## flow/config.mk

```make
export PLATFORM = sky130hd
export DESIGN_NAME = mips_cpu
export DESIGN_NICKNAME = mips_cpu
export VERILOG_FILES = /design/flow/design.v
export SDC_FILE = /design/flow/constraint.sdc
export NUM_CORES = 4
export LEC_CHECK = 0
export ABC_AREA = 1
export CAP_MARGIN = 10
export CELL_PAD_IN_SITES_DETAIL_PLACEMENT = 1
export CELL_PAD_IN_SITES_GLOBAL_PLACEMENT = 0
export CORE_ASPECT_RATIO = 0.79
export CORE_MARGIN = 8
export CORE_UTILIZATION = 15
export CTS_CLUSTER_SIZE = 26
export GPL_TIMING_DRIVEN = 1
export HOLD_SLACK_MARGIN = 0.2
export MAX_ROUTING_LAYER = met4
export PLACE_DENSITY_LB_ADDON = 0.12
export SETUP_SLACK_MARGIN = -0.61
export SLEW_MARGIN = 25
export TNS_END_PERCENT = 10
```

## flow/run.sh

```bash
#!/bin/bash
# the make line also repeats each setting of config.mk as NAME=value (left out here)
make -C /OpenROAD-flow-scripts/flow DESIGN_CONFIG=/design/flow/config.mk WORK_HOME=/design/flow/orfs CLKGATE_MAP_FILE= finish
```

## flow/design.v

```verilog
module Adder
  (
    input [31:0] PC_in,
    output [31:0] PC_out
  );
  assign PC_out = PC_in + 4;
endmodule
module Adder32
  (
    input [31:0] inp1,inp2,
    output [31:0] result
  );
	wire[31:0] shifted_inp2;
	assign shifted_inp2 = inp2 << 2;
  assign result = inp1 + shifted_inp2;
endmodule  
module Alu (
            input [31:0] first,
            input [31:0] second,
            input [3:0] control,
            output reg [31:0] out
            );
        always @ (*) begin
          case (control)
            4'b0000 : out <= first + second ;
            4'b0010 : out <= first - second ;
            4'b0100 : out <= first & second ;
            4'b0101 : out <= first | second ;
            4'b0110 : out <= ~(first | second) ;
            4'b0111 : out <= first ^ second ;
            4'b1000 : out <= first << second ;
            4'b1001 : out <= $signed($signed(first) >>> second) ;
            4'b1010 : out <= first >> second ;
				default : out <= 32'b0;
          endcase
        end
endmodule  
module Address_Mapping
  (
    input[31: 0] in,
    output[31:0] out
  );
  assign out = in - 32'b00000000000000000000010000000000;
endmodule
module Condition_Check
  (
    input[1:0] Branch_Type,
    input[31:0] Val1,
    input[31:0] Val2,
    output reg Br_taken
  );
  always @(*) begin
    case (Branch_Type)
      2'b01: Br_taken = (Val1 == Val2) ? 1'b1 : 1'b0;
      2'b10: Br_taken = (Val1 != Val2) ? 1'b1 : 1'b0;
      2'b11: Br_taken = 1'b1;
      default: Br_taken = 1'b0;
    endcase
  end
endmodule
module Control_Unit(
    input[5:0] Op_Code,
    output [3:0] Alu_Command, output mem_read,mem_write,
    output [1:0] branch_type,
    output wb_enable,is_immediate,
    output is_two_source
  );
  assign Alu_Command = (Op_Code == 6'b000000) ?  4'b0000 : 
                       (Op_Code == 6'b000001) ?  4'b0000 : 
                       (Op_Code == 6'b000011) ?  4'b0010 : 
                       (Op_Code == 6'b000101) ?  4'b0100 : 
                       (Op_Code == 6'b000110) ?  4'b0101 : 
                       (Op_Code == 6'b000111) ?  4'b0110 : 
                       (Op_Code == 6'b001000) ?  4'b0111 : 
                       (Op_Code == 6'b001001) ?  4'b1000 : 
                       (Op_Code == 6'b001010) ?  4'b1000 : 
                       (Op_Code == 6'b001011) ?  4'b1001 : 
                       (Op_Code == 6'b001100) ?  4'b1010 : 
                       (Op_Code == 6'b100000) ?  4'b0000 : 
                       (Op_Code == 6'b100001) ?  4'b0010 : 
                       (Op_Code == 6'b100100) ?  4'b0000 : 
                       (Op_Code == 6'b100101) ?  4'b0000 : 
                       (Op_Code == 6'b101000) ?  4'b0000 : 
                       (Op_Code == 6'b101001) ?  4'b0000 : 
                       (Op_Code == 6'b101010) ?  4'b0000 : 
                       4'b0000;
  assign wb_enable =   (Op_Code == 6'b000000) ?  1'b1 : 
                       (Op_Code == 6'b000001) ?  1'b1 : 
                       (Op_Code == 6'b000011) ?  1'b1 : 
                       (Op_Code == 6'b000101) ?  1'b1 : 
                       (Op_Code == 6'b000110) ?  1'b1 : 
                       (Op_Code == 6'b000111) ?  1'b1 : 
                       (Op_Code == 6'b001000) ?  1'b1 : 
                       (Op_Code == 6'b001001) ?  1'b1 : 
                       (Op_Code == 6'b001010) ?  1'b1 : 
                       (Op_Code == 6'b001011) ?  1'b1 : 
                       (Op_Code == 6'b001100) ?  1'b1 : 
                       (Op_Code == 6'b100000) ?  1'b1 : 
                       (Op_Code == 6'b100001) ?  1'b1 : 
                       (Op_Code == 6'b100100) ?  1'b1 : 
                       1'b0;
  assign is_immediate =  (Op_Code == 6'b100000) ?  1'b1 : 
                         (Op_Code == 6'b100001) ?  1'b1 : 
                         (Op_Code == 6'b100100) ?  1'b1 : 
                         (Op_Code == 6'b100101) ?  1'b1 : 
                         (Op_Code == 6'b101000) ?  1'b1 : 
                         (Op_Code == 6'b101001) ?  1'b1 : 
                         (Op_Code == 6'b101010) ?  1'b1 : 
                         1'b0;
  assign mem_read = (Op_Code == 6'b100100) ? 1'b1: 1'b0; 
  assign mem_write = (Op_Code == 6'b100101) ? 1'b1: 1'b0; 
  assign branch_type = (Op_Code == 6'b101000) ?  2'b01 : 
                       (Op_Code == 6'b101001) ?  2'b10 : 
                       (Op_Code == 6'b101010) ?  2'b11 : 
                       2'b00;
  assign is_two_source = (Op_Code == 6'b100101) ? 1'b1 :
                         (Op_Code == 6'b101001) ? 1'b1 :
                         (Op_Code == 6'b000001) ?  1'b1 : 
                         (Op_Code == 6'b000011) ?  1'b1 : 
                         (Op_Code == 6'b000101) ?  1'b1 : 
                         (Op_Code == 6'b000110) ?  1'b1 : 
                         (Op_Code == 6'b000111) ?  1'b1 : 
                         (Op_Code == 6'b001000) ?  1'b1 : 
                         (Op_Code == 6'b001001) ?  1'b1 : 
                         (Op_Code == 6'b001010) ?  1'b1 : 
                         (Op_Code == 6'b001011) ?  1'b1 : 
                         (Op_Code == 6'b001100) ?  1'b1 : 
                         1'b0;
  endmodule
module EX_Stage
  (
    input clk,
    input rst,
    input [3:0] EXE_CMD,
    input [31:0] val1,
    input [31:0] val2,
    input [31:0] val_src2,
    input [31:0] PC_in,
    input [1:0] Br_type,
    input WB_EN,
    input MEM_Write,
    input MEM_Read,
    input [4:0] dest,
    input [31:0] ALU_result_in_Mem,
    input [31:0] Write_Value,
    input[1:0] val1_sel,
    input[1:0] val2_sel,
    input[1:0] ST_val_sel,
    input is_two_source_in,
    output reg [31:0] PC,
    output [31:0] ALU_result,
    output [31:0] Br_Addr,
    output Br_taken,
    output [4:0] dest_out,
    output [31:0] val_src2_out,
    output WB_EN_out,
    output MEM_Write_out,
    output MEM_Read_out
  );
  wire[31:0] val1_alu;
  wire[31:0] val2_alu;
  assign WB_EN_out = WB_EN;
  assign MEM_Write_out = MEM_Write;
  assign MEM_Read_out = MEM_Read;
  assign dest_out = dest;
  Alu alu (.first(val1_alu), .second(val2_alu), .control(EXE_CMD), .out(ALU_result));
  Adder32 addr32(.inp1(PC_in), .inp2(val2), .result(Br_Addr));
  Condition_Check condition_check ( .Branch_Type(Br_type), .Val1(val1_alu), .Val2(val_src2_out), .Br_taken(Br_taken));
  Mux_3to1 mux1(.sel(val1_sel), .inp1(val1), .inp2(ALU_result_in_Mem), .inp3(Write_Value), .out(val1_alu));
  Mux_3to1 mux2(.sel(val2_sel), .inp1(val2), .inp2(ALU_result_in_Mem), .inp3(Write_Value), .out(val2_alu));
  Mux_3to1 mux3(.sel(ST_val_sel), .inp1(val_src2), .inp2(ALU_result_in_Mem), .inp3(Write_Value), .out(val_src2_out));
  always @(posedge clk, posedge rst)
    begin
      if(rst)
        begin
          PC <= 32'b0;
        end
      else
        begin
          PC <= PC_in;
        end
    end
endmodule
module EX_Stage_reg
  (
    input clk,
    input rst,
    input WB_en_in,
    input MEM_R_EN_in,
    input MEM_W_EN_in,
    input [31:0] PC_in,
    input [31:0] ALU_result_in,
    input [31:0] ST_val_in,
    input [4:0] Dest_in,
    output reg WB_en,
    output reg MEM_R_EN,
    output reg  MEM_W_EN,
    output reg [31:0] PC,
    output reg [31:0] ALU_result,
    output reg [31:0] ST_val,
    output reg [4:0] Dest
  );
  always @(posedge clk, posedge rst)
    begin
      if(rst)
        begin
        WB_en <= 1'b0;
        MEM_R_EN <= 1'b0;
        MEM_W_EN <= 1'b0;
        PC <= 32'b0;
        ALU_result <= 32'b0;
        ST_val <= 1'b0;
        Dest <= 5'b0;
      end
      else
        begin
          WB_en <= WB_en_in;
          MEM_R_EN <= MEM_R_EN_in;
          MEM_W_EN <= MEM_W_EN_in;
          PC <= PC_in;
          ALU_result <= ALU_result_in;
          ST_val <= ST_val_in;
          Dest <= Dest_in;
        end
    end
endmodule
module Forwarding_Unit (
                        input[4:0] src1_EXE,
                        input[4:0] src2_EXE,
                        input[4:0] ST_src_EXE,
                        input[4:0] dest_MEM,
                        input[4:0] dest_WB,
                        input WB_EN_MEM,
                        input WB_EN_WB,
                        input is_two_source,
                        output[1:0] val1_sel,
                        output[1:0] val2_sel,
                        output[1:0] ST_val_sel
                       );
    assign val1_sel = (WB_EN_MEM && src1_EXE == dest_MEM && dest_MEM != 5'b0) ? 2'b01 :
                      (WB_EN_WB && src1_EXE == dest_WB && dest_WB != 5'b0) ? 2'b10 :
                      2'b00;
    assign val2_sel = (is_two_source == 1'b1 && WB_EN_MEM && src2_EXE == dest_MEM && dest_MEM != 5'b0) ? 2'b01 :
                      (is_two_source == 1'b1 && WB_EN_WB && src2_EXE == dest_WB && dest_WB != 5'b0) ? 2'b10 :
                      2'b00;
    assign ST_val_sel = (is_two_source == 1'b1 && WB_EN_MEM && ST_src_EXE == dest_MEM && dest_MEM != 5'b0) ? 2'b01 :
                        (is_two_source == 1'b1 && WB_EN_WB && ST_src_EXE == dest_WB && dest_WB != 5'b0) ? 2'b10 :
                         2'b00;
endmodule
module HazardUnit_with_ForwardUnit (
                    input [4:0] Src1, Src2,
                    input [4:0] Exe_dst,
                    input is_two_source,
                    input Mem_R_EN,
                    output Hazard_detected_signal
                   );
    assign  Hazard_detected_signal =  (is_two_source == 1'b1 && Mem_R_EN == 1'b1 && (Src1 == Exe_dst || Src2 == Exe_dst)) ? 1'b1 :
                                      (is_two_source == 1'b0 && Mem_R_EN == 1'b1 && Src1 == Exe_dst) ? 1'b1 :
                                      1'b0;
endmodule  
module ID_Stage
  (
    input clk,
    input rst,
    input Freeze,
    input [31:0] PC_in,
    input [31:0]Instruction,
    input [31:0] write_val,
    input [4:0] Dest_in,
    input WB_enable_in,
    output WB_enable,
    output [1:0]Branch_type,
    output [3:0] Ex_cmd,
    output [31:0] Mux_1_res,
    output [4:0] Destination,
    output [31:0] Reg1,Reg2,
    output Mem_read,Mem_write,
    output [31:0] PC_out,
    output [4:0] src1,
    output [4:0] src2,
    output is_two_source
  );
  wire Is_imm;
  wire [5:0] Src1,Src2;
  wire [15:0] Immediate;
  wire [31:0] Reg2_tmp;
  wire [31:0] Extended;
  wire [8:0] Input_Controller_Signals;
  wire [8:0] Output_Controller_Signals;
  wire temp_WB_enable;
  wire temp_Mem_read;
  wire temp_Mem_write;
  wire [1:0] temp_Branch_type;
  wire [3:0] temp_Ex_cmd;
  assign PC_out = PC_in;
  assign Reg2_tmp = Reg2;
  assign Input_Controller_Signals = {temp_WB_enable, temp_Mem_read, temp_Mem_write, temp_Branch_type, temp_Ex_cmd};
  assign Ex_cmd = Output_Controller_Signals [3:0];
  assign Branch_type = Output_Controller_Signals [5:4];
  assign Mem_write = Output_Controller_Signals [6];
  assign Mem_read = Output_Controller_Signals [7];
  assign WB_enable = Output_Controller_Signals [8];
  assign src1 = Instruction[25:21];
  assign src2 = (Is_imm) ? 5'b0 : Instruction[20:16];
  Control_Unit control_unit(.Op_Code(Instruction[31:26]), .Alu_Command(temp_Ex_cmd),
                            .mem_read(temp_Mem_read), .mem_write(temp_Mem_write), .branch_type(temp_Branch_type), .wb_enable(temp_WB_enable), .is_immediate(Is_imm), .is_two_source(is_two_source));
  Sign_Extend sign_extend(.in(Instruction[15:0]), .out(Extended));
  Registers_File register_file(.clk(clk), .rst(rst), .src1(Instruction[25:21]),
                              .src2(Instruction[20:16]), .dest(Dest_in), . Write_Val(write_val),
                              .Write_EN(WB_enable_in), .reg1(Reg1), .reg2(Reg2));
  Mux32 mux1(.is_immediate(Is_imm), .inp1(Reg2_tmp), .inp2(Extended), .out(Mux_1_res));
  Mux5 mux2(.is_immediate(Is_imm), .inp1(Instruction[15:11]), .inp2(Instruction[20:16]), .out(Destination));
  Mux9 mux3(.sel(Freeze), .inp1(Input_Controller_Signals), .inp2(9'b0), .out(Output_Controller_Signals));
endmodule
module ID_Stage_reg
  (
    input clk,
    input rst,
    input[31:0] PC_in,
    input WB_enable,
    input [3:0] Ex_cmd,
    input [1:0] Branch_type,
    input MEM_Write,MEM_Read,
    input [31:0] Reg1,Reg2,
    input [31:0] Mux1_res,
    input [4:0] Destination,
    input flush,
    input [4:0] src1_in,
    input [4:0] src2_in,
    input is_two_source_in,
    output reg[31:0] PC_out,
    output reg write_back_enable,
    (* fsm_encoding = "none" *) output reg [3:0] ex_cmd,
    (* fsm_encoding = "none" *) output reg [1:0] branch_type,
    output reg mem_write,mem_Read,
    output reg [31:0] val1,reg2,
    output reg [31:0] val2,
    output reg [4:0] dst,
    output reg [4:0] src1,
    output reg [4:0] src2,
    output reg is_two_source
  );
  always @(posedge clk, posedge rst)
    begin
      if(rst)
        begin
          PC_out <= 32'b0;
          write_back_enable <= 1'b0;
          ex_cmd <= 4'b0;
          branch_type <= 2'b0;
          mem_write <= 1'b0;
          mem_Read <= 1'b0;
          val1 <= 32'b0;
          val2 <= 32'b0;
          reg2 <= 32'b0;
          dst  <= 5'b0;
          is_two_source <= 1'b0;
          src1 <= 5'b0;
          src2 <= 5'b0;
      end
		else if(flush)begin
			    PC_out <= 32'b0;
          write_back_enable <= 1'b0;
          ex_cmd <= 4'b0;
          branch_type <= 2'b0;
          mem_write <= 1'b0;
          mem_Read <= 1'b0;
          val1 <= 32'b0;
          val2 <= 32'b0;
          reg2 <= 32'b0;
          dst  <= 5'b0;
          is_two_source <= 1'b0;
          src1 <= 5'b0;
          src2 <= 5'b0;
			end
      else
        begin
          write_back_enable <= WB_enable;
          ex_cmd <= Ex_cmd;
          branch_type <= Branch_type;
          mem_write <= MEM_Write;
          mem_Read <= MEM_Read;
          val1 <= Reg1;
          val2 <= Mux1_res;
          reg2 <= Reg2;
          dst  <= Destination;
          PC_out <= PC_in;
          is_two_source <= is_two_source_in;
          src1 <= src1_in;
          src2 <= src2_in;
        end
    end
endmodule
module IF_Stage
  (
    input clk,
    input rst,
    input Freeze,
    input Br_taken,
    input[31:0] Branch_Address,
    output[31:0] PC,
    output[31:0] Instruction3,
    output[31:0] imem_addr,
    input[31:0] imem_data
  );
  wire[31:0] mux_out;
  wire [31:0] PC_out, Adder_out;
  Mux32 m(Br_taken, Adder_out, Branch_Address, mux_out);
  Adder Adder(PC_out, Adder_out);
  PC PC2(clk, rst, Freeze, mux_out, PC_out);
  assign imem_addr = PC_out;
  assign Instruction3 = imem_data;
  assign PC = Adder_out;
endmodule
module IF_Stage_reg
  (
    input clk,
    input rst,
    input Freeze,
    input[31:0] PC_in,
    input[31:0] Instruction_in,
    input flush,
    output reg[31:0] PC,
    output reg[31:0] Instruction
  );
  always @(posedge clk, posedge rst)
    begin
      if(rst)
			   begin
            PC <= 32'b0;
            Instruction <= 32'b0;
			   end
      else if (Freeze == 1'b0)
    		if(flush)
            begin
    			     PC <= 32'b0;
               Instruction <= 32'b0;
    			  end
      else
        begin
            PC <= PC_in;
            Instruction <= Instruction_in;
        end
    end
endmodule
module Mem_Stage
  (
    input clk,
    input rst,
    input[31:0] PC_in,
    input WB_en_in,
    input MEM_R_EN_in,
    input MEM_W_EN_in,
    input [31:0] ALU_result_in,
    input [31:0] ST_val_in,
    input [4:0] Dest_in,
    output WB_en,
    output reg [31:0] PC,
    output MEM_R_EN,
    output [31:0] ALU_result,
    output [31:0] MEM_read_value,
    output [4:0] Dest,
    output [31:0] dmem_addr,
    output [31:0] dmem_wdata,
    output dmem_we,
    output dmem_re,
    input [31:0] dmem_rdata
  );
    wire [31:0] adr;
    assign WB_en = WB_en_in;
    assign ALU_result = ALU_result_in;
    assign MEM_R_EN = MEM_R_EN_in;
    assign Dest = Dest_in;
    assign dmem_addr = adr;
    assign dmem_wdata = ST_val_in;
    assign dmem_we = MEM_W_EN_in;
    assign dmem_re = MEM_R_EN_in;
    assign MEM_read_value = MEM_R_EN_in ? dmem_rdata : 32'b0;
    Address_Mapping address_mapping (.in(ALU_result_in), .out(adr));
  always @(posedge clk, posedge rst)
    begin
      if(rst)
        begin
          PC <= 32'b0;
      end
      else
        begin
          PC <= PC_in;
        end
    end
endmodule
module Mem_Stage_reg
  (
    input clk,
    input rst,
    input[31:0] PC_in,
    input WB_en_in,
    input MEM_R_EN_in,
    input[31:0] ALU_result_in,
    input[31:0] Mem_read_value_in,
    input[4:0] Dest_in,
    output reg [31:0] PC,
    output reg WB_en,
    output reg MEM_R_EN,
    output reg[31:0] ALU_result,
    output reg[31:0] Mem_read_value,
    output reg[4:0] Dest
  );
  always @(posedge clk, posedge rst)
    begin
      if(rst)
        begin
          PC <= 32'b0;
          WB_en <= 1'b0;
          MEM_R_EN <= 1'b0;
          ALU_result <= 32'b0;
          Mem_read_value <= 32'b0;
          Dest <= 5'b0;
      end
      else
        begin
          PC <= PC_in;
          WB_en <= WB_en_in;
          MEM_R_EN <= MEM_R_EN_in;
          ALU_result <= ALU_result_in;
          Mem_read_value <= Mem_read_value_in;
          Dest <= Dest_in;
        end
    end
endmodule
module PC
  (
    input clk,
    input rst,
    input Freeze,
    input [31:0] PC_in,
    output reg [31:0] PC_out
  );
  always @(posedge clk, posedge rst)  begin
      if (rst)
        PC_out <= 32'b0;
      else if (Freeze == 1'b0)
        PC_out <= PC_in;
    end
endmodule
module Registers_File
  (
    input clk,
    input rst,
    input[4:0] src1,
    input[4:0] src2,
    input[4:0] dest,
    input[31:0] Write_Val,
    input Write_EN,
    output[31:0] reg1,
    output[31:0] reg2
   );
  reg[31:0] registers[31:0];
	integer i;
  always @(negedge clk, posedge rst) begin
	 if(rst)begin
		for(i = 0; i < 32; i = i + 1) begin
			registers[i] <= 32'b0;
		end
	 end
    else if (dest !=5'd0 && Write_EN) begin
      registers[dest] <= Write_Val;
    end
  end
    assign reg1 = registers[src1];
    assign reg2 = registers[src2];
endmodule
module WB_Stage
  (
    input clk,
    input rst,
    input WB_en_in,
    input MEM_R_EN,
    input[31:0] ALU_result,
    input[31:0] Mem_read_value,
    input[4:0] Dest_in,
    input[31:0] PC_in,
    output  WB_en,
    output[31:0]  Write_Value,
    output[4:0] Dest,
    output reg[31:0] PC
  );
  Mux32 mux4(MEM_R_EN, ALU_result, Mem_read_value, Write_Value);
  assign Dest = Dest_in;
  assign WB_en = WB_en_in;
  always @(posedge clk, posedge rst)
    begin
      if(rst)
        begin
          PC <= 32'b0;
        end
      else
        begin
          PC <= PC_in;
        end
    end
endmodule
module Mux32
  (
    input is_immediate,
    input [31:0] inp1,inp2,
    output [31:0] out
  );
  assign out = (is_immediate)?(inp2):(inp1);
endmodule
module Mux5
  (
    input is_immediate,
    input [4:0] inp1,inp2,
    output [4:0] out
  );
  assign out = (is_immediate)?(inp2):(inp1);
endmodule
module Mux9
  (
    input sel,
    input [9:0] inp1, inp2,
    output [9:0] out
  );
  assign out = (sel) ? (inp2) : (inp1);
endmodule
module Mux_3to1
  (
    input[1:0] sel,
    input[31:0] inp1, inp2, inp3,
    output[31:0] out
  );
  assign out = (sel == 2'b01) ? inp2 :
               (sel == 2'b10) ? inp3 :
               inp1;
endmodule
module Sign_Extend(
  input [15:0] in,
  output [31:0] out
);
  assign out = (in[15])?({16'b1111111111111111,in}):({16'b0000000000000000,in});
endmodule
module mips_cpu
  (
    input clk,
    input rst,
    output [31:0] imem_addr,
    input [31:0] imem_data,
    output [31:0] dmem_addr,
    output [31:0] dmem_wdata,
    output dmem_we,
    output dmem_re,
    input [31:0] dmem_rdata
  );
wire [31:0] PC;
wire [31:0] Instruction;
wire [31:0] PC1;
wire [31:0] Instruction1;
wire WB_enable;
wire [3:0] Ex_cmd;
wire [31:0] Mux_1_res;
wire [4:0] Destination;
wire [31:0] Reg1;
wire [31:0] Reg2;
wire Mem_read;
wire Mem_write;
wire [31:0] PC2;
wire [31:0] PC3;
wire write_back_enable_id_reg_out;
wire [3:0] ex_cmd_id_reg_out;
wire [1:0] branch_type_id_reg_out;
wire mem_write_id_reg_out;
wire mem_Read_id_reg_out;
wire [31:0] val1_id_reg_out;
wire [31:0] reg2_id_reg_out;
wire [31:0] val2_id_reg_out;
wire [4:0] dst_id_reg_out;
wire [31:0] PC4;
wire [31:0] ALU_result1;
wire [31:0] Br_Addr;
wire Br_taken;
wire [4:0] dest_out;
wire [31:0] val_src2_out;
wire WB_EN_out;
wire MEM_Write_out;
wire MEM_Read_out;
wire WB_EN_out2;
wire MEM_Write_out2;
wire MEM_Read_out2;
wire [31:0] PC5;
wire [31:0] ALU_result2;
wire [31:0] ST_val;
wire [4:0] Destination2;
wire WB_EN_out3;
wire [31:0] PC6;
wire MEM_Read_out3;
wire [31:0] ALU_result3;
wire [31:0] MEM_read_value;
wire [4:0] Destination3;
wire [31:0] PC7;
wire WB_EN_out4;
wire MEM_Read_out4;
wire [31:0] ALU_result4;
wire [31:0] MEM_read_value2;
wire [4:0] Destination4;
wire WB_EN_out5;
wire [31:0] write_val2;
wire [4:0] Destination5;
wire [31:0] PC8;
wire [1:0] Branch_type;
wire Hazard_detected_signal;
wire is_two_source;
wire[1:0] val1_sel;
wire[1:0] val2_sel;
wire[1:0] ST_val_sel;
wire is_two_source1;
wire is_two_source2;
wire [4:0] src1_1;
wire [4:0] src2_1;
wire [4:0] src1_2;
wire [4:0] src2_2;
IF_Stage u1(
    				.clk(clk),
    				.rst(rst),
            .Freeze(Hazard_detected_signal),
    				.Br_taken(Br_taken),
    				.Branch_Address(Br_Addr),
    				.PC(PC),
    				.Instruction3(Instruction),
            .imem_addr(imem_addr),
            .imem_data(imem_data)
  				);
IF_Stage_reg u2(
								.clk(clk),
								.rst(rst),
                .Freeze(Hazard_detected_signal),
								.PC_in(PC),
								.Instruction_in(Instruction),
                .flush(Br_taken),
								.PC(PC1),
								.Instruction(Instruction1)
								);
ID_Stage u3(
						.clk(clk),
						.rst(rst),
            .Freeze(Hazard_detected_signal),
						.PC_in(PC1),
						.Instruction(Instruction1),
						.write_val(write_val2),
						.Dest_in(Destination4),
						.WB_enable_in(WB_EN_out4),
						.WB_enable(WB_enable),
						.Branch_type(Branch_type),
						.Ex_cmd(Ex_cmd),
						.Mux_1_res(Mux_1_res),
						.Destination(Destination),
						.Reg1(Reg1),
						.Reg2(Reg2),
						.Mem_read(Mem_read),
						.Mem_write(Mem_write),
						.PC_out(PC2),
            .src1(src1_1),
            .src2(src2_1),
            .is_two_source(is_two_source)
						);
ID_Stage_reg u4(
                .clk(clk),
                .rst(rst),
                .PC_in(PC2),
                .WB_enable(WB_enable),
                .Ex_cmd(Ex_cmd),
                .Branch_type(Branch_type),
                .MEM_Write(Mem_write),
                .MEM_Read(Mem_read),
                .Reg1(Reg1),
	 							.Reg2(Reg2),
                .Mux1_res(Mux_1_res),
                .Destination(Destination),
                .flush(Br_taken),
                .src1_in(src1_1),
                .src2_in(src2_1),
                .is_two_source_in(is_two_source),
                .PC_out(PC3),
                .write_back_enable(write_back_enable_id_reg_out),
                .ex_cmd(ex_cmd_id_reg_out),
								.branch_type(branch_type_id_reg_out),
                .mem_write(mem_write_id_reg_out),
                .mem_Read(mem_Read_id_reg_out),
                .val1(val1_id_reg_out),
                .reg2(reg2_id_reg_out),
                .val2(val2_id_reg_out),
								.dst(dst_id_reg_out),
                .src1(src1_2),
                .src2(src2_2),
                .is_two_source(is_two_source2)
                );
EX_Stage u5(
		.clk(clk), .rst(rst),
    .EXE_CMD(ex_cmd_id_reg_out),
    .val1(val1_id_reg_out),
    .val2(val2_id_reg_out),
    .val_src2(reg2_id_reg_out),
    .PC_in(PC3),
    .Br_type(branch_type_id_reg_out),
    .WB_EN(write_back_enable_id_reg_out),
    .MEM_Write(mem_write_id_reg_out),
    .MEM_Read(mem_Read_id_reg_out),
    .dest(dst_id_reg_out),
    .ALU_result_in_Mem(ALU_result3),
    .Write_Value(write_val2),
    .val1_sel(val1_sel),
    .val2_sel(val2_sel),
    .ST_val_sel(ST_val_sel),
    .is_two_source_in(is_two_source2),
    .PC(PC4),
    .ALU_result(ALU_result1),
    .Br_Addr(Br_Addr),
    .Br_taken(Br_taken),
    .dest_out(dest_out),
    .val_src2_out(val_src2_out),
    .WB_EN_out(WB_EN_out),
    .MEM_Write_out(MEM_Write_out),
    .MEM_Read_out(MEM_Read_out)
);
EX_Stage_reg u6(
    .clk(clk),
    .rst(rst),
    .WB_en_in(WB_EN_out),
    .MEM_R_EN_in(MEM_Read_out),
    .MEM_W_EN_in(MEM_Write_out),
    .PC_in(PC4),
    .ALU_result_in(ALU_result1),
    .ST_val_in(val_src2_out),
    .Dest_in(dest_out),
    .WB_en(WB_EN_out2),
    .MEM_R_EN(MEM_Read_out2),
    .MEM_W_EN(MEM_Write_out2),
    .PC(PC5),
    .ALU_result(ALU_result2),
    .ST_val(ST_val),
    .Dest(Destination2)
  );
Mem_Stage u7
	  (
	    .clk(clk),
	    .rst(rst),
	    .PC_in(PC5),
	    .WB_en_in(WB_EN_out2),
	    .MEM_R_EN_in(MEM_Read_out2),
	    .MEM_W_EN_in(MEM_Write_out2),
	    .ALU_result_in(ALU_result2),
	    .ST_val_in(ST_val),
			.Dest_in(Destination2),
	    .WB_en(WB_EN_out3),
	    .PC(PC6),
	    .MEM_R_EN(MEM_Read_out3),
	    .ALU_result(ALU_result3),
	    .MEM_read_value(MEM_read_value),
			.Dest(Destination3),
      .dmem_addr(dmem_addr),
      .dmem_wdata(dmem_wdata),
      .dmem_we(dmem_we),
      .dmem_re(dmem_re),
      .dmem_rdata(dmem_rdata)
	  );
Mem_Stage_reg u8
		(
		  .clk(clk),
		  .rst(rst),
		  .PC_in(PC6),
		  .WB_en_in(WB_EN_out3),
		  .MEM_R_EN_in(MEM_Read_out3),
		  .ALU_result_in(ALU_result3),
		  .Mem_read_value_in(MEM_read_value),
		  .Dest_in(Destination3),
		  .PC(PC7),
		  .WB_en(WB_EN_out4),
		  .MEM_R_EN(MEM_Read_out4),
		  .ALU_result(ALU_result4),
		  .Mem_read_value(MEM_read_value2),
		  .Dest(Destination4)
		);
WB_Stage u9
		  (
		   .clk(clk),
		   .rst(rst),
		   .WB_en_in(WB_EN_out4),
		   .MEM_R_EN(MEM_Read_out4),
		   .ALU_result(ALU_result4),
		   .Mem_read_value(MEM_read_value2),
		   .Dest_in(Destination4),
		   .PC_in(PC7),
		   .WB_en(WB_EN_out5),
		   .Write_Value(write_val2),
		   .Dest(Destination5),
		   .PC(PC8)
		  );
HazardUnit_with_ForwardUnit hazard_with_forward(
                    .Src1(Instruction1[25:21]),
                    .Src2(Instruction1[20:16]),
                    .Exe_dst(dst_id_reg_out),
                    .is_two_source(is_two_source),
                    .Mem_R_EN(mem_Read_id_reg_out),
                    .Hazard_detected_signal(Hazard_detected_signal)
                   );
Forwarding_Unit forwarding_unit
      (
        .src1_EXE(src1_2),
        .src2_EXE(src2_2),
        .ST_src_EXE(dst_id_reg_out),
        .dest_MEM(Destination3),
        .dest_WB(Destination5),
        .WB_EN_MEM(WB_EN_out2),
        .WB_EN_WB(WB_EN_out5),
        .is_two_source(is_two_source2),
        .val1_sel(val1_sel),
        .val2_sel(val2_sel),
        .ST_val_sel(ST_val_sel)
      );
endmodule  
```

## flow/constraint.sdc

```tcl
create_clock -name core_clock -period 13.5 [get_ports {clk}]
set_input_delay 2.7000 -clock core_clock [delete_from_list [all_inputs] [get_ports {clk}]]
set_output_delay 2.7000 -clock core_clock [all_outputs]
set_load 0.01 [all_outputs]
```

==> impl_metrics.json, run 1 <==
{
  "fp.dieW_um": 820,
  "netSwitchingFraction_pct": 46.9,
  "ant_nets": 0,
  "slowest_stage": "buf_4",
  "yosys_cells": 9868,
  "syn_nets": 10100,
  "synth-seq-cells": 1416,
  "cts-hold-fix-buffers": 0,
  "hold_path_end": "u3.register_file.registers[0][23]$_DFFE_NP0P_",
  "crit_top_cell": "buf_4",
  "crit_family": "buffers and inverters",
  "tightestPinTransition_ps": 1220,
  "drt-wirelength-per-cell_um": 31.3,
  "final_cell_area_um2": 93600,
  "crit_type": "input port to async pin",
  "root_buffer": "clkbuf_16",
  "chip_area_um2": 535000,
  "rsz0062_at_grt": "no",
  "die_h_um": 652,
  "top_cell": "nand2_1",
  "p_comb_w": 0.00803,
  "cts_tree": "done",
  "outcome": "finished clean",
  "ys_chip_area_um2": 76700,
  "edf_count": 0,
  "hp-start": "u3.register_file.registers[0][23]$_DFFE_NP0P_",
  "clk_pin_slew_worst_paths_ps": 50,
  "vdd_ir_drop_max_mv": 0.0937,
  "async_flop_share_pct": 100,
  "r2r-start": "u8.Dest[2]$_DFF_PP0_",
  "cts_resized": 0,
  "muxShareOfSynthArea_pct": 0.0783,
  "final_util_pct": 18.4,
  "syn2layout_area_growth_pct": 22.0,
  "synth_top_area_share_pct": 33.4,
  "routabilityCongestion": 0.930,
  "total_power_w": 0.0199,
  "crit_end": "u3.register_file.registers[10][24]$_DFFE_NP0P_",
  "ys_sh_simple_pct": 21.3,
  "rr_endpoint": "u3.register_file.registers[13][9]$_DFFE_NP0P_",
  "synth.cell_area_um2": 76700,
  "cts_sinks": 1416,
  "fp-row-count": 233,
  "core_um2": 510000,
  "skew_ps": 97.0,
  "nNetsFinal": 10100,
  "cp_max_fo": 41,
  "warnings": 67,
  "route.detailed.drc": 0,
  "synthCells": 9868,
  "gr-total-overflow": 0,
  "path_cells": "clkdlybuf4s50_1, clkinvlp_4, buf_4, buf_4",
  "synthTopCellsByArea": "dfrtn_1 (33%), nand2_1 (13%), dfrtp_1 (13%)",
  "cts.htree.levels": 4,
  "yosys.area.top_type": "dfrtn_1",
  "aoi_share_pct": 20.3,
  "setup_viol": 0,
  "reg2reg_depth": 9,
  "drv_cap": 0,
  "clock_power_w": 0.00508,
  "fp_util_pct": 15.1,
  "flop_cell": "dfrtn_1",
  "crit_path_start": "rst",
  "grt_pass1_vias": 77800,
  "combinationalPowerShare_pct": 40.3,
  "pwr-share-seq_pct": 34.2,
  "synthTopCellsByCount": "nand2_1 (2715), o21ai_0 (1309), dfrtn_1 (1024)",
  "rrSetupSlack_ps": 3340,
  "power_top_consumer": "combinational cells",
  "postSynthSeqShare_pct": 46.2,
  "synthXorXnorAreaFrac_pct": 1.56,
  "worst_ep_arrival_time_ps": 4750,
  "cts_setup_buffers": 0,
  "holdWs_ps": 342,
  "port_buffers": 163,
  "worstHoldPathCells": 0,
  "place_area_um2": 87500,
  "hold_viol": 0,
  "grt_pass1_wl_mm": 712,
  "synth_warnings": 14,
  "drv_slew": 0,
  "dp_hpwl_mm": 391,
  "grt_use_total_pct": 19.7,
  "via_per_inst": 4.66,
  "cp.required_ps": 7750,
  "grt_max_degree": 109,
  "tns_ps": 0,
  "synth_cell_types": 66,
  "crit_path_start_kind": "input port",
  "p_leak_nw": 39.7,
  "cts_buffers": 179,
  "syn_area_per_cell_um2": 7.77,
  "synthAdderAreaFrac_pct": 2.12,
  "drt_iter0_markers": 9696,
  "hold_path_class": "flop to flop",
  "routed-via-count": 78800,
  "top_logic_kind": "simple AND/OR/NAND/NOR gates",
  "cp_num_buf_inv": 4,
  "slew_headroom_pct": 18.7,
  "end_kind": "async pin",
  "p_clk_share_pct": 25.5,
  "dr.pass1.iters": 8,
  "path_depth": 4,
  "antenna_found_initial": 81,
  "critPathMaxStageDelay_ps": 530,
  "p_sw_w": 0.00934,
  "powerDensity_nw_per_um2": 213,
  "p_int_w": 0.0106,
  "seq_power_w": 0.00682,
  "clk_path_buf_depth": 4,
  "boundaryPins": 164,
  "insertion_delay_ps": 910,
  "wirelength_mm": 529
}
## layer usage
metal | global-route usage [%] | vias up | share of wire (%)
met5 | - | - | 0
met4 | 5.48 | 0 | 3.2
met3 | 3.50 | 620 | 7.7
met2 | 26.1 | 3403 | 39
met1 | 29.8 | 41400 | 50
li1 | - | 33400 | -
## per-stage QoR
stage,setup slack (ps),instances
after floorplan,-15040,9868
after CTS,2890,16900
after global placement,2020,16500
after global routing,2790,16900
final,3000,16900
after detailed placement,1980,16500
## area by class of cell
type | instances | area [um2]
Inverter | 985 | 3700
Clock inverter | 40 | 495
Tap cell | 6815 | 8530
Antenna cell | 51 | 128
Sequential cell | 1416 | 35400
Multi-Input combinational cell | 6813 | 35400
Timing Repair Buffer | 516 | 4490
Clock buffer | 282 | 5410
Fill cell | 60700 | 416000
==> run 2, diff against run 1 <==
Settings changed: ABC_AREA 1 to unset, CAP_MARGIN 10 to 20, CELL_PAD_IN_SITES_DETAIL_PLACEMENT 1 to unset, CELL_PAD_IN_SITES_GLOBAL_PLACEMENT 0 to unset, CORE_ASPECT_RATIO 0.79 to unset, CORE_MARGIN 8 to 2, CORE_UTILIZATION 15 to 48, CTS_CLUSTER_DIAMETER set to 396, CTS_CLUSTER_SIZE 26 to unset, GPL_TIMING_DRIVEN 1 to unset, HOLD_SLACK_MARGIN 0.2 to 0.3, MAX_ROUTING_LAYER met4 to unset, PLACE_DENSITY_LB_ADDON 0.12 to unset, SETUP_SLACK_MARGIN -0.61 to 0.84, SLEW_MARGIN 25 to 20, TNS_END_PERCENT 10 to 5.
Clock period 13.5 ns to 4.78 ns, I/O delays scaled along.
==> run 2 against run 1 <==
Now fails the layout checks on setup timing. Synthesized cell count shrank 13%. Die size shrank 69%. Worst setup slack lost 3300 ps. Wire length shrank 16%. Clock skew grew 26 ps. Sequential power grew to 3.0 times the previous value. Hold slack lost 1.0 ps. Via count grew 8.0%. Critical endpoint is now u6.ALU_result[29]$_DFF_PP0_. Largest power group unchanged.
==> impl_metrics.json, run 2 <==
{
  "cp_num_buf_inv": 9,
  "port_buffers": 163,
  "edf_count": 0,
  "path_depth": 29,
  "fp_util_pct": 48.2,
  "clock_power_w": 0.0131,
  "cts_sinks": 1416,
  "pre_cts_slack_ps": -1200,
  "p_clk_share_pct": 22.2,
  "setup_viol": 212,
  "root_buffer": "clkbuf_16",
  "power_top_consumer": "combinational cells",
  "slowest_stage": "or4_4",
  "seq_power_w": 0.0203,
  "grt_pass1_vias": 79000,
  "synthCells": 8588,
  "vdd_ir_drop_max_mv": 0.500,
  "drv_slew": 0,
  "ant_nets": 0,
  "tightestPinTransition_ps": 1320,
  "p_int_w": 0.0341,
  "synthXorXnorAreaFrac_pct": 2.19,
  "fin_ws_ps": -347,
  "crit_family": "AND-OR/OR-AND gates",
  "grt_max_degree": 139,
  "synthTopCellsByArea": "dfrtn_1 (33%), dfrtp_1 (13%), a21oi_1 (6.0%)",
  "async_flop_share_pct": 100,
  "wirelength_mm": 446,
  "yosys.area.top_type": "dfrtn_1",
  "core_um2": 160000,
  "dp_hpwl_mm": 280,
  "final.fill_count": 13300,
  "hold_viol": 0,
  "aoi_share_pct": 27.1,
  "cp_max_fo": 5,
  "syn_nets": 8783,
  "holdWs_ps": 341,
  "finalCriticalPeriod_ps": 5130,
  "dr.pass1.iters": 12,
  "crit_top_cell": "buf_4",
  "chip_area_um2": 164000,
  "total_power_w": 0.0590,
  "final_cell_area_um2": 101000,
  "pwr-share-seq_pct": 34.3,
  "finalCritPeriodShare_pct": 107,
  "top_cell": "dfrtn_1",
  "rr_endpoint": "u6.ALU_result[29]$_DFF_PP0_",
  "synthAdderAreaFrac_pct": 2.11,
  "final_util_pct": 63.3,
  "grt_use_met3_pct": 24.9,
  "syn2layout_area_growth_pct": 31.2,
  "cts.htree.levels": 4,
  "end_kind": "flop",
  "insertion_delay_ps": 870,
  "grt_util_met2_pct": 72.1,
  "logic_area_um2": 41900,
  "crit_path_start": "u8.Dest[1]$_DFF_PP0_",
  "route.detailed.drc": 0,
  "hold_path_end": "u6.MEM_W_EN$_DFF_PP0_",
  "flop_area_um2": 35400,
  "skew_ps": 123,
  "hold_path_class": "flop to flop",
  "antenna_found_initial": 46,
  "critPathMaxStageDelay_ps": 560,
  "synth.cell_area_um2": 77100,
  "synth_top_area_share_pct": 33.2,
  "fp.dieW_um": 405,
  "drv_cap": 0,
  "rrSetupSlack_ps": -350,
  "cts_buffers": 155,
  "gr-total-overflow": 0,
  "syn_area_per_cell_um2": 8.98,
  "slew_headroom_pct": 11.9,
  "cts_tree": "done",
  "p_leak_nw": 43.7,
  "flop_cell": "dfrtn_1",
  "crit_path_start_kind": "flop",
  "warnings": 75,
  "p_sw_w": 0.0249,
  "cp.required_ps": 5540,
  "drt-wirelength-per-cell_um": 38.3,
  "violatedChecks": "setup timing",
  "die_h_um": 405,
  "reg2reg_depth": 29,
  "grt_use_met1_pct": 63.4,
  "drt_iter0_markers": 15500,
  "muxShareOfSynthArea_pct": 3.00,
  "outcome": "failed layout checks",
  "synth-seq-cells": 1416,
  "top_logic_kind": "AND-OR/OR-AND gates",
  "routed-via-count": 85100,
  "yosys_cells": 8588,
  "place_area_um2": 89300,
  "hp-start": "u4.mem_write$_DFF_PP0_",
  "via_per_inst": 7.32,
  "crit_end": "u6.ALU_result[29]$_DFF_PP0_",
  "rsz0062_at_grt": "yes",
  "fp-row-count": 147,
  "worst_ep_arrival_time_ps": 5890,
  "routabilityCongestion": 1.04,
  "nNetsFinal": 9560,
  "ys_sh_simple_pct": 14.9,
  "clk_path_buf_depth": 3,
  "combinationalPowerShare_pct": 43.5,
  "grt_use_total_pct": 52.8,
  "p_comb_w": 0.0257,
  "netSwitchingFraction_pct": 42.2,
  "synthTopCellsByCount": "dfrtn_1 (1024), nor2_1 (965), a21oi_1 (920)",
  "boundaryPins": 164,
  "clk_pin_slew_worst_paths_ps": 60,
  "grt_pass1_wl_mm": 611,
  "max_freq_ghz": 0.195,
  "powerDensity_nw_per_um2": 583,
  "worstHoldPathCells": 0,
  "postSynthSeqShare_pct": 45.9,
  "synth_warnings": 14,
  "synth_cell_types": 92,
  "r2r-start": "u8.Dest[1]$_DFF_PP0_",
  "busiest_layer": "met2",
  "crit_type": "flop to flop",
  "ys_chip_area_um2": 77100
}
## run 2: area by class of cell
cell class	instances	area share, %
Multi-Input combinational cell	6229	41.4
Sequential cell	1416	35.0
Timing Repair Buffer	1453	15.1
Clock buffer	218	4.45
Tap cell	2086	2.58
Clock inverter	70	0.979
Inverter	110	0.423
Antenna cell	38	0.0939
## run 2: through the flow
stage                     instances  setup TNS [ps]
after CTS                     11500           -1690
after global placement        11100         -178260
after detailed placement      11100         -200880
after floorplan                8588               -
after global routing          11600          -38550
final                         11600          -22560
## run 2: repair_timing
item	4_1_cts	5_1_grt
hold buffers	0	0
setup buffers	110	46
pin swaps	161	147
setup endpoints to repair	1286	1287
resized	489	306
gates cloned	44	10
endpoints found under the hold margin	0	0
## run 2: layer usage
metal  share of wire [%]  vias to the layer above
met4                  11                       44
met2                  39                     8136
met5                0.27                        -
li1                    -                    33400
met1                  35                    40700
met3                  15                     2852
==> run 3, diff against run 2 <==
Settings changed: ABC_AREA set to 1, CELL_PAD_IN_SITES_DETAIL_PLACEMENT set to 1, CELL_PAD_IN_SITES_GLOBAL_PLACEMENT set to 2, CORE_ASPECT_RATIO set to 0.51, CORE_UTILIZATION 48 to 62, CTS_CLUSTER_DIAMETER 396 to unset, HOLD_SLACK_MARGIN 0.3 to unset, MAX_ROUTING_LAYER set to met5, PLACE_DENSITY_LB_ADDON set to 0.29, SETUP_SLACK_MARGIN 0.84 to unset, TNS_END_PERCENT 5 to unset.
Clock period 4.78 ns to 8.07 ns, I/O delays scaled along.
==> run 3 against run 2 <==
The run now fails in global placement without I/O (3_1_place_gp_skip_io). Die size shrank 23%. Synthesized cell count grew 15%. Area after synthesis shrank 0.57%.
==> impl_metrics.json, run 3 <==
{
  "fp-row-count": 92,
  "yosys_cells": 9868,
  "async_flop_share_pct": 100,
  "haltStage": "global placement without I/O (3_1_place_gp_skip_io)",
  "core_um2": 123000,
  "aoi_share_pct": 20.3,
  "fp.dieW_um": 496,
  "top_logic_kind": "simple AND/OR/NAND/NOR gates",
  "edf_count": 0,
  "synthCells": 9868,
  "synthTopCellsByArea": "dfrtn_1 (33%), nand2_1 (13%), dfrtp_1 (13%)",
  "synthAdderAreaFrac_pct": 2.12,
  "outcome": "stopped before the end",
  "ys_chip_area_um2": 76700,
  "yosys.area.top_type": "dfrtn_1",
  "muxShareOfSynthArea_pct": 0.0783,
  "synth_top_area_share_pct": 33.4,
  "die_h_um": 255,
  "synth_warnings": 14,
  "postSynthSeqShare_pct": 46.2,
  "flop_cell": "dfrtn_1",
  "synth_cell_types": 66,
  "synthXorXnorAreaFrac_pct": 1.56,
  "firstError": "[ERROR FLW-0024] Place density exceeds 1.0 (current PLACE_DENSITY_LB_ADDON =  0.29). Please check if the value of  PLACE_DENSITY_LB_ADDON is between 0 and 0.99.",
  "synth.cell_area_um2": 76700,
  "fp_util_pct": 62.3,
  "top_cell": "nand2_1",
  "chip_area_um2": 127000,
  "ys_sh_simple_pct": 21.3,
  "synthTopCellsByCount": "nand2_1 (2715), o21ai_0 (1309), dfrtn_1 (1024)",
  "synth-seq-cells": 1416,
  "syn_nets": 10100,
  "syn_area_per_cell_um2": 7.77
}
==> run 4, diff against run 3 <==
Settings changed: ABC_AREA 1 to 0, CAP_MARGIN 20 to 10, CELL_PAD_IN_SITES_DETAIL_PLACEMENT 1 to 0, CELL_PAD_IN_SITES_GLOBAL_PLACEMENT 2 to 0, CORE_ASPECT_RATIO 0.51 to unset, CORE_UTILIZATION 62 to 51, CTS_CLUSTER_SIZE set to 81, GPL_TIMING_DRIVEN set to 1, PLACE_DENSITY_LB_ADDON 0.29 to 0.06, SLEW_MARGIN 20 to 15, TNS_END_PERCENT set to 10.
Clock period 8.07 ns to 4.78 ns, I/O delays scaled along.
==> run 4 against run 3 <==
Now fails the layout checks on setup timing. Die size up 22%. Synthesized cell count decreased by 13%. Area after synthesis up 0.57%.
==> impl_metrics.json, run 4 <==
{
  "outcome": "failed layout checks",
  "violatedChecks": "setup timing",
  "cp_num_buf_inv": 5,
  "hp-start": "u3.register_file.registers[0][8]$_DFFE_NP0P_",
  "cts_sinks": 1416,
  "final_util_pct": 65.3,
  "route.detailed.drc": 0,
  "crit_type": "flop to flop",
  "path_depth": 25,
  "crit_end": "u6.ALU_result[27]$_DFF_PP0_",
  "fp.dieW_um": 393,
  "yosys_cells": 8588,
  "nNetsFinal": 9429,
  "dp.cells": 11000,
  "chip_area_um2": 154000,
  "synthTopCellsByCount": "dfrtn_1 (1024), nor2_1 (965), a21oi_1 (920)",
  "finalCritPeriodShare_pct": 108,
  "muxShareOfSynthArea_pct": 3.00,
  "p_sw_w": 0.0241,
  "flop_cell": "dfrtn_1",
  "ys_chip_area_um2": 77100,
  "grt_max_degree": 86,
  "drt-wirelength-per-cell_um": 36.6,
  "ys_sh_simple_pct": 14.9,
  "finalCriticalPeriod_ps": 5160,
  "syn_nets": 8783,
  "synth.cell_area_um2": 77100,
  "ant_nets": 0,
  "core_um2": 150000,
  "slew_headroom_pct": 4.25,
  "async_flop_share_pct": 100,
  "clk_pin_slew_worst_paths_ps": 60,
  "grt_pass1_wl_mm": 574,
  "crit_path_start_kind": "flop",
  "cts_buffers": 155,
  "crit_path_start": "u8.Dest[3]$_DFF_PP0_",
  "boundaryPins": 164,
  "hold_path_class": "flop to flop",
  "grt_pass1_vias": 77900,
  "aoi_share_pct": 27.1,
  "cts.htree.levels": 4,
  "hold_viol": 0,
  "die_h_um": 393,
  "top_cell": "dfrtn_1",
  "combinationalPowerShare_pct": 42.6,
  "synth_warnings": 14,
  "power_top_consumer": "combinational cells",
  "worst_ep_arrival_time_ps": 5830,
  "pwr-share-seq_pct": 35.2,
  "synthCells": 8588,
  "worstHoldPathCells": 0,
  "fin_ws_ps": -377,
  "end_kind": "flop",
  "synthAdderAreaFrac_pct": 2.11,
  "rr_endpoint": "u6.ALU_result[27]$_DFF_PP0_",
  "synthXorXnorAreaFrac_pct": 2.19,
  "routabilityCongestion": 1.08,
  "gr-total-overflow": 0,
  "place_area_um2": 89000,
  "cts_tree": "done",
  "setup_viol": 303,
  "postSynthSeqShare_pct": 45.9,
  "cp.required_ps": 5450,
  "warnings": 63,
  "reg2reg_depth": 25,
  "cts-hold-fix-buffers": 0,
  "antenna_found_initial": 29,
  "syn2layout_area_growth_pct": 27.0,
  "critPathMaxStageDelay_ps": 420,
  "p_leak_nw": 42.4,
  "top_logic_kind": "AND-OR/OR-AND gates",
  "slowest_stage": "nor3_4",
  "crit_family": "AND-OR/OR-AND gates",
  "seq_power_w": 0.0202,
  "p_int_w": 0.0332,
  "r2r-start": "u8.Dest[3]$_DFF_PP0_",
  "synth_cell_types": 92,
  "synthTopCellsByArea": "dfrtn_1 (33%), dfrtp_1 (13%), a21oi_1 (6.0%)",
  "via_per_inst": 7.38,
  "drt_iter0_markers": 16800,
  "clock_power_w": 0.0127,
  "drv_slew": 0,
  "synth-seq-cells": 1416,
  "grt_use_total_pct": 52.3,
  "powerDensity_nw_per_um2": 585,
  "fin_cells": 11400,
  "rsz0062_at_grt": "yes",
  "p_comb_w": 0.0244,
  "crit_top_cell": "a21o_1",
  "port_buffers": 163,
  "fp_util_pct": 51.4,
  "p_clk_share_pct": 22.2,
  "rrSetupSlack_ps": -380,
  "tightestPinTransition_ps": 1430,
  "cp_max_fo": 16,
  "hold_path_end": "u3.register_file.registers[0][8]$_DFFE_NP0P_",
  "drv_cap": 0,
  "clk_path_buf_depth": 3,
  "root_buffer": "clkbuf_16",
  "skew_ps": 109,
  "final_cell_area_um2": 97900,
  "dp_hpwl_mm": 270,
  "yosys.area.top_type": "dfrtn_1",
  "max_freq_ghz": 0.194,
  "synth_top_area_share_pct": 33.2,
  "netSwitchingFraction_pct": 42.0,
  "vdd_ir_drop_max_mv": 0.416,
  "wirelength_mm": 417,
  "syn_area_per_cell_um2": 8.98,
  "edf_count": 0,
  "fp-row-count": 142,
  "routed-via-count": 84200,
  "dr.pass1.iters": 14,
  "insertion_delay_ps": 820
}
-- run 4: repair_timing --
| action | 4_1_cts | 5_1_grt |
|---|---|---|
| gates resized | 160 | 312 |
| setup buffers | 51 | 71 |
| cloned | 5 | 13 |
| pin swaps | 70 | 125 |
| endpoints found under the setup margin | 357 | 428 |
-- run 4: cell type report --
type / count / area (um2)
diodes: 31 / 77.6
fillers: 12300 / 52000
clock buffers: 229 / 4490
flip-flops and latches: 1416 / 35400
well taps: 2016 / 2520
clock inverters: 55 / 876
repair buffers: 1325 / 13100
inverters: 110 / 418
multi-input cells: 6226 / 41000
-- run 4: through the flow --
| step | setup slack (ps) | hold slack, ps | power (W) | setup TNS (ps) |
|---|---|---|---|---|
| after floorplan | -17660 | 331 | 0.0301 | - |
| after global placement | -1070 | 340 | 0.0412 | -54890 |
| after detailed placement | -1080 | 340 | 0.0416 | -68780 |
| after CTS | -203 | 351 | 0.0548 | -1900 |
| after global routing | -535 | 358 | 0.0591 | -37280 |
| final | -377 | 352 | 0.0573 | -24260 |
-- run 4: routing by layer --
layer	vias to the layer above	part of all wire, %	wire length, um	global-route usage (%)
met2	8301	38	157000	67.5
li1	33100	-	-	-
met4	36	8.7	36100	33.7
met1	40300	36	150000	67.8
met5	-	0.14	566	0.893
met3	2463	18	73200	26.8
==> run 5, diff against run 4 <==
Settings changed: ABC_AREA 0 to unset, CAP_MARGIN 10 to 0, CELL_PAD_IN_SITES_DETAIL_PLACEMENT 0 to 1, CELL_PAD_IN_SITES_GLOBAL_PLACEMENT 0 to 2, CORE_UTILIZATION 51 to 41, CTS_CLUSTER_SIZE 81 to 53, HOLD_SLACK_MARGIN set to -0.07, MAX_ROUTING_LAYER met5 to unset, PLACE_DENSITY_LB_ADDON 0.06 to 0.17, SETUP_SLACK_MARGIN set to 1.56, TNS_END_PERCENT 10 to unset.
Clock period 4.78 ns to 14.8 ns, I/O delays scaled along.
==> run 5 against run 4 <==
Combinational power is 74% lower. Flip-flop count stayed put. Power is 70% lower. Largest cell class unchanged. Synthesized cell count stayed put. Now clean on timing, DRC and antenna. Hold slack worse by 0.95 ps. Critical endpoint is now u3.register_file.registers[14][2]$_DFFE_NP0P_.
==> impl_metrics.json, run 5 <==
{
  "outcome": "finished clean",
  "via_per_inst": 7.20,
  "end_kind": "async pin",
  "combinationalPowerShare_pct": 37.1,
  "syn_area_per_cell_um2": 8.98,
  "synthTopCellsByArea": "dfrtn_1 (33%), dfrtp_1 (13%), a21oi_1 (6.0%)",
  "flop_area_um2": 35400,
  "path_cells": "clkdlybuf4s50_1, clkinvlp_4, buf_12",
  "nNetsFinal": 8574,
  "synthXorXnorAreaFrac_pct": 2.19,
  "logic_area_um2": 39300,
  "cts_tree": "done",
  "synth_warnings": 14,
  "clk_path_buf_depth": 3,
  "seq_power_w": 0.00658,
  "critPathMaxStageDelay_ps": 780,
  "pre_cts_slack_ps": 2390,
  "powerDensity_nw_per_um2": 196,
  "route.detailed.drc": 0,
  "postSynthSeqShare_pct": 45.9,
  "hp-start": "u3.register_file.registers[0][4]$_DFFE_NP0P_",
  "antenna_found_initial": 23,
  "clock_power_w": 0.00429,
  "insertion_delay_ps": 860,
  "drt_iter0_markers": 12600,
  "p_int_w": 0.00979,
  "muxShareOfSynthArea_pct": 3.00,
  "tightestPinTransition_ps": 1460,
  "wirelength_mm": 439,
  "async_flop_share_pct": 100,
  "total_power_w": 0.0173,
  "drv_slew": 0,
  "final.fill_count": 21100,
  "synth_top_area_share_pct": 33.2,
  "root_buffer": "clkbuf_16",
  "r2r-start": "u8.Dest[4]$_DFF_PP0_",
  "vdd_ir_drop_max_mv": 0.184,
  "crit_family": "buffers and inverters",
  "rrSetupSlack_ps": 3230,
  "rsz0062_at_grt": "no",
  "fp.dieW_um": 438,
  "cts_buffers": 162,
  "slew_headroom_pct": 2.35,
  "cts.htree.levels": 4,
  "skew_ps": 111,
  "path_depth": 3,
  "holdWs_ps": 351,
  "cp.required_ps": 8260,
  "ys_chip_area_um2": 77100,
  "fin_ws_ps": 3200,
  "synth-seq-cells": 1416,
  "pwr-share-seq_pct": 38.1,
  "crit_type": "input port to async pin",
  "routabilityCongestion": 0.967,
  "edf_count": 0,
  "routed-via-count": 79300,
  "worst_ep_arrival_time_ps": 5050,
  "top_cell": "dfrtn_1",
  "grt_use_total_pct": 44.6,
  "p_clk_share_pct": 24.8,
  "boundaryPins": 164,
  "ys_sh_simple_pct": 14.9,
  "clk_pin_slew_worst_paths_ps": 40,
  "worstHoldPathCells": 0,
  "cp_num_buf_inv": 3,
  "flop_cell": "dfrtn_1",
  "tns_ps": 0,
  "cts_sinks": 1416,
  "power_top_consumer": "sequential cells",
  "fp-row-count": 159,
  "hold_viol": 0,
  "crit_end": "u3.register_file.registers[14][2]$_DFFE_NP0P_",
  "dr.pass1.iters": 8,
  "synthTopCellsByCount": "dfrtn_1 (1024), nor2_1 (965), a21oi_1 (920)",
  "die_h_um": 438,
  "cts_resized": 0,
  "yosys_cells": 8588,
  "port_buffers": 163,
  "cts_setup_buffers": 0,
  "grt_pass1_vias": 78200,
  "crit_path_start_kind": "input port",
  "rr_endpoint": "u3.register_file.registers[7][15]$_DFFE_NP0P_",
  "top_logic_kind": "AND-OR/OR-AND gates",
  "fp_util_pct": 41.2,
  "cp_max_fo": 146,
  "crit_path_start": "rst",
  "syn_nets": 8783,
  "p_comb_w": 0.00640,
  "cts-hold-fix-buffers": 0,
  "yosys.area.top_type": "dfrtn_1",
  "synth.cell_area_um2": 77100,
  "chip_area_um2": 192000,
  "hold_path_end": "u3.register_file.registers[0][4]$_DFFE_NP0P_",
  "reg2reg_depth": 5,
  "aoi_share_pct": 27.1,
  "grt_pass1_wl_mm": 609,
  "core_um2": 187000,
  "gr-total-overflow": 0,
  "synth_cell_types": 92,
  "grt_max_degree": 153,
  "p_leak_nw": 36.9,
  "ant_nets": 0,
  "warnings": 94,
  "netSwitchingFraction_pct": 43.3,
  "synthAdderAreaFrac_pct": 2.11,
  "setup_viol": 0,
  "drt-wirelength-per-cell_um": 39.9,
  "slowest_stage": "clkinvlp_4",
  "p_sw_w": 0.00749,
  "hold_path_class": "flop to flop",
  "syn2layout_area_growth_pct": 14.0,
  "drv_cap": 0,
  "dp_hpwl_mm": 268,
  "synthCells": 8588
}
-- run 5: cell type report --
type	instances	share of cell area (%)
inverter	110	0.474
timing repair buffer	464	4.62
tap	2495	3.55
clock inverter	76	1.07
multi-input combinational	6225	44.7
clock buffer	214	5.21
antenna	22	0.0626
sequential	1416	40.3
-- run 5: routing by layer --
metal / up-vias / share of wire [%] / global-route usage [%]
li1: 31300 / - / -
met1: 40300 / 39 / 58.2
met2: 5921 / 40 / 61.9
met3: 1819 / 13 / 15.5
met4: 4 / 8.2 / 30.3
met5: - / 0.0064 / 0.0993
-- run 5: per-stage QoR --
step,cell area [um2],cells,utilization [%]
after floorplan,77100,8588,-
after global placement,82200,10700,43.9
after detailed placement,82200,10700,43.9
after CTS,87700,11000,46.8
after global routing,87900,11000,46.9
final,87900,11000,46.9
==> run 6, diff against run 5 <==
Settings changed: CAP_MARGIN 0 to 20, CELL_PAD_IN_SITES_DETAIL_PLACEMENT 1 to unset, CELL_PAD_IN_SITES_GLOBAL_PLACEMENT 2 to unset, CORE_MARGIN 2 to 4, CORE_UTILIZATION 41 to 40, CTS_CLUSTER_SIZE 53 to 89, GPL_TIMING_DRIVEN 1 to unset, MAX_ROUTING_LAYER set to met4, PLACE_DENSITY set to 0.41, PLACE_DENSITY_LB_ADDON 0.17 to unset, SETUP_SLACK_MARGIN 1.56 to unset, SLEW_MARGIN 15 to 35.
Clock period 14.8 ns to 10.0 ns, I/O delays scaled along.
==> run 6 against run 5 <==
Die size increased by 4.3%. Flip-flop count unchanged. Area after synthesis is the same. Critical endpoint is now u3.register_file.registers[1][3]$_DFFE_NP0P_. Largest cell class unchanged. Highest routed layer is now met4.
==> impl_metrics.json, run 6 <==
{
  "cts-hold-fix-buffers": 0,
  "rr_endpoint": "u3.register_file.registers[1][3]$_DFFE_NP0P_",
  "root_buffer": "clkbuf_16",
  "slew_headroom_pct": 22.3,
  "wirelength_mm": 438,
  "pwr-share-seq_pct": 37.7,
  "clk_path_buf_depth": 3,
  "async_flop_share_pct": 100,
  "path_cells": "nor2b_1, nand2_4, buf_4, nand2_1, o21ai_0",
  "drt-wirelength-per-cell_um": 39.2,
  "synth_cell_types": 92,
  "syn_nets": 8783,
  "tightestPinTransition_ps": 1150,
  "p_sw_w": 0.0110,
  "p_leak_nw": 37.8,
  "cts_buffers": 165,
  "cp_num_buf_inv": 1,
  "routabilityCongestion": 1.01,
  "grt_use_met3_pct": 14.9,
  "synthTopCellsByCount": "dfrtn_1 (1024), nor2_1 (965), a21oi_1 (920)",
  "clk_pin_slew_worst_paths_ps": 60,
  "core_um2": 191000,
  "worst_ep_arrival_time_ps": 3960,
  "end_kind": "flop",
  "grt_pass1_vias": 72400,
  "ys_chip_area_um2": 77100,
  "rsz0062_at_grt": "no",
  "hp-start": "u3.register_file.registers[0][21]$_DFFE_NP0P_",
  "warnings": 68,
  "aoi_share_pct": 27.1,
  "busiest_layer": "met1",
  "skew_ps": 113,
  "fp_util_pct": 40.4,
  "path_depth": 5,
  "outcome": "finished clean",
  "logic_area_um2": 39500,
  "route.detailed.drc": 0,
  "via_per_inst": 6.98,
  "fp-row-count": 160,
  "grt_util_met2_pct": 58.7,
  "tns_ps": 0,
  "critPathMaxStageDelay_ps": 810,
  "netSwitchingFraction_pct": 42.6,
  "grt_max_degree": 161,
  "place_area_um2": 83800,
  "crit_path_start": "u8.Dest[0]$_DFF_PP0_",
  "hold_path_end": "u3.register_file.registers[0][21]$_DFFE_NP0P_",
  "synth_top_area_share_pct": 33.2,
  "fp.dieW_um": 447,
  "synthXorXnorAreaFrac_pct": 2.19,
  "muxShareOfSynthArea_pct": 3.00,
  "synthAdderAreaFrac_pct": 2.11,
  "rrSetupSlack_ps": 1620,
  "hold_path_class": "flop to flop",
  "vdd_ir_drop_max_mv": 0.186,
  "syn2layout_area_growth_pct": 16.5,
  "p_comb_w": 0.00963,
  "cts.htree.levels": 4,
  "cts_tree": "done",
  "yosys_cells": 8588,
  "hold_viol": 0,
  "cts_resized": 0,
  "syn_area_per_cell_um2": 8.98,
  "seq_power_w": 0.00974,
  "nNetsFinal": 8668,
  "postSynthSeqShare_pct": 45.9,
  "crit_type": "flop to flop",
  "drv_cap": 0,
  "final_cell_area_um2": 89800,
  "setup_viol": 0,
  "grt_use_total_pct": 44.0,
  "crit_family": "simple AND/OR/NAND/NOR gates",
  "cts_sinks": 1416,
  "flop_area_um2": 35400,
  "drt_iter0_markers": 13500,
  "die_h_um": 447,
  "grt_use_met1_pct": 58.8,
  "combinationalPowerShare_pct": 37.2,
  "grt_pass1_wl_mm": 601,
  "cp_max_fo": 47,
  "antenna_found_initial": 37,
  "crit_path_start_kind": "flop",
  "synthCells": 8588,
  "insertion_delay_ps": 850,
  "drv_slew": 0,
  "crit_end": "u3.register_file.registers[1][3]$_DFFE_NP0P_",
  "dp_hpwl_mm": 278,
  "cp.required_ps": 5580,
  "worstHoldPathCells": 0,
  "powerDensity_nw_per_um2": 288,
  "dr.pass1.iters": 9,
  "boundaryPins": 164,
  "p_int_w": 0.0148,
  "final_util_pct": 47.0,
  "p_clk_share_pct": 25.1,
  "chip_area_um2": 200000,
  "top_cell": "dfrtn_1",
  "cts_setup_buffers": 0,
  "reg2reg_depth": 5,
  "yosys.area.top_type": "dfrtn_1",
  "power_top_consumer": "sequential cells",
  "synthTopCellsByArea": "dfrtn_1 (33%), dfrtp_1 (13%), a21oi_1 (6.0%)",
  "r2r-start": "u8.Dest[0]$_DFF_PP0_",
  "clock_power_w": 0.00650,
  "ys_sh_simple_pct": 14.9,
  "top_logic_kind": "AND-OR/OR-AND gates",
  "synth.cell_area_um2": 77100,
  "fin_cells": 11200,
  "total_power_w": 0.0259,
  "gr-total-overflow": 0,
  "ant_nets": 0,
  "port_buffers": 163,
  "routed-via-count": 78000,
  "edf_count": 0,
  "dp.cells": 10800,
  "slowest_stage": "dfrtp_1",
  "final.fill_count": 18400,
  "synth-seq-cells": 1416,
  "flop_cell": "dfrtn_1",
  "synth_warnings": 14
}
-- run 6: layout make-up --
cell class              instances  area share, %
flip-flops and latches       1416           39.5
clock buffers                 238           5.27
inverters                     110          0.464
repair buffers                555           6.18
multi-input cells            6225           43.9
clock inverters                68           1.08
well taps                    2511           3.50
diodes                         48          0.134
-- run 6: metal layers --
layer | routed length [um] | vias up
li1 | - | 31600
met1 | 177000 | 38800
met2 | 177000 | 6187
met3 | 57100 | 1402
met4 | 27400 | 0
met5 | 0 | -
-- run 6: through the flow --
stage	hold slack [ps]	worst slack (ps)
4_1_cts	353	1540
2_1_floorplan	331	-16090
5_1_grt	362	1540
3_5_place_dp	341	1550
6_report	356	1620
3_3_place_gp	335	1390
No activity file was given, so power comes from the tool's default toggle rates.
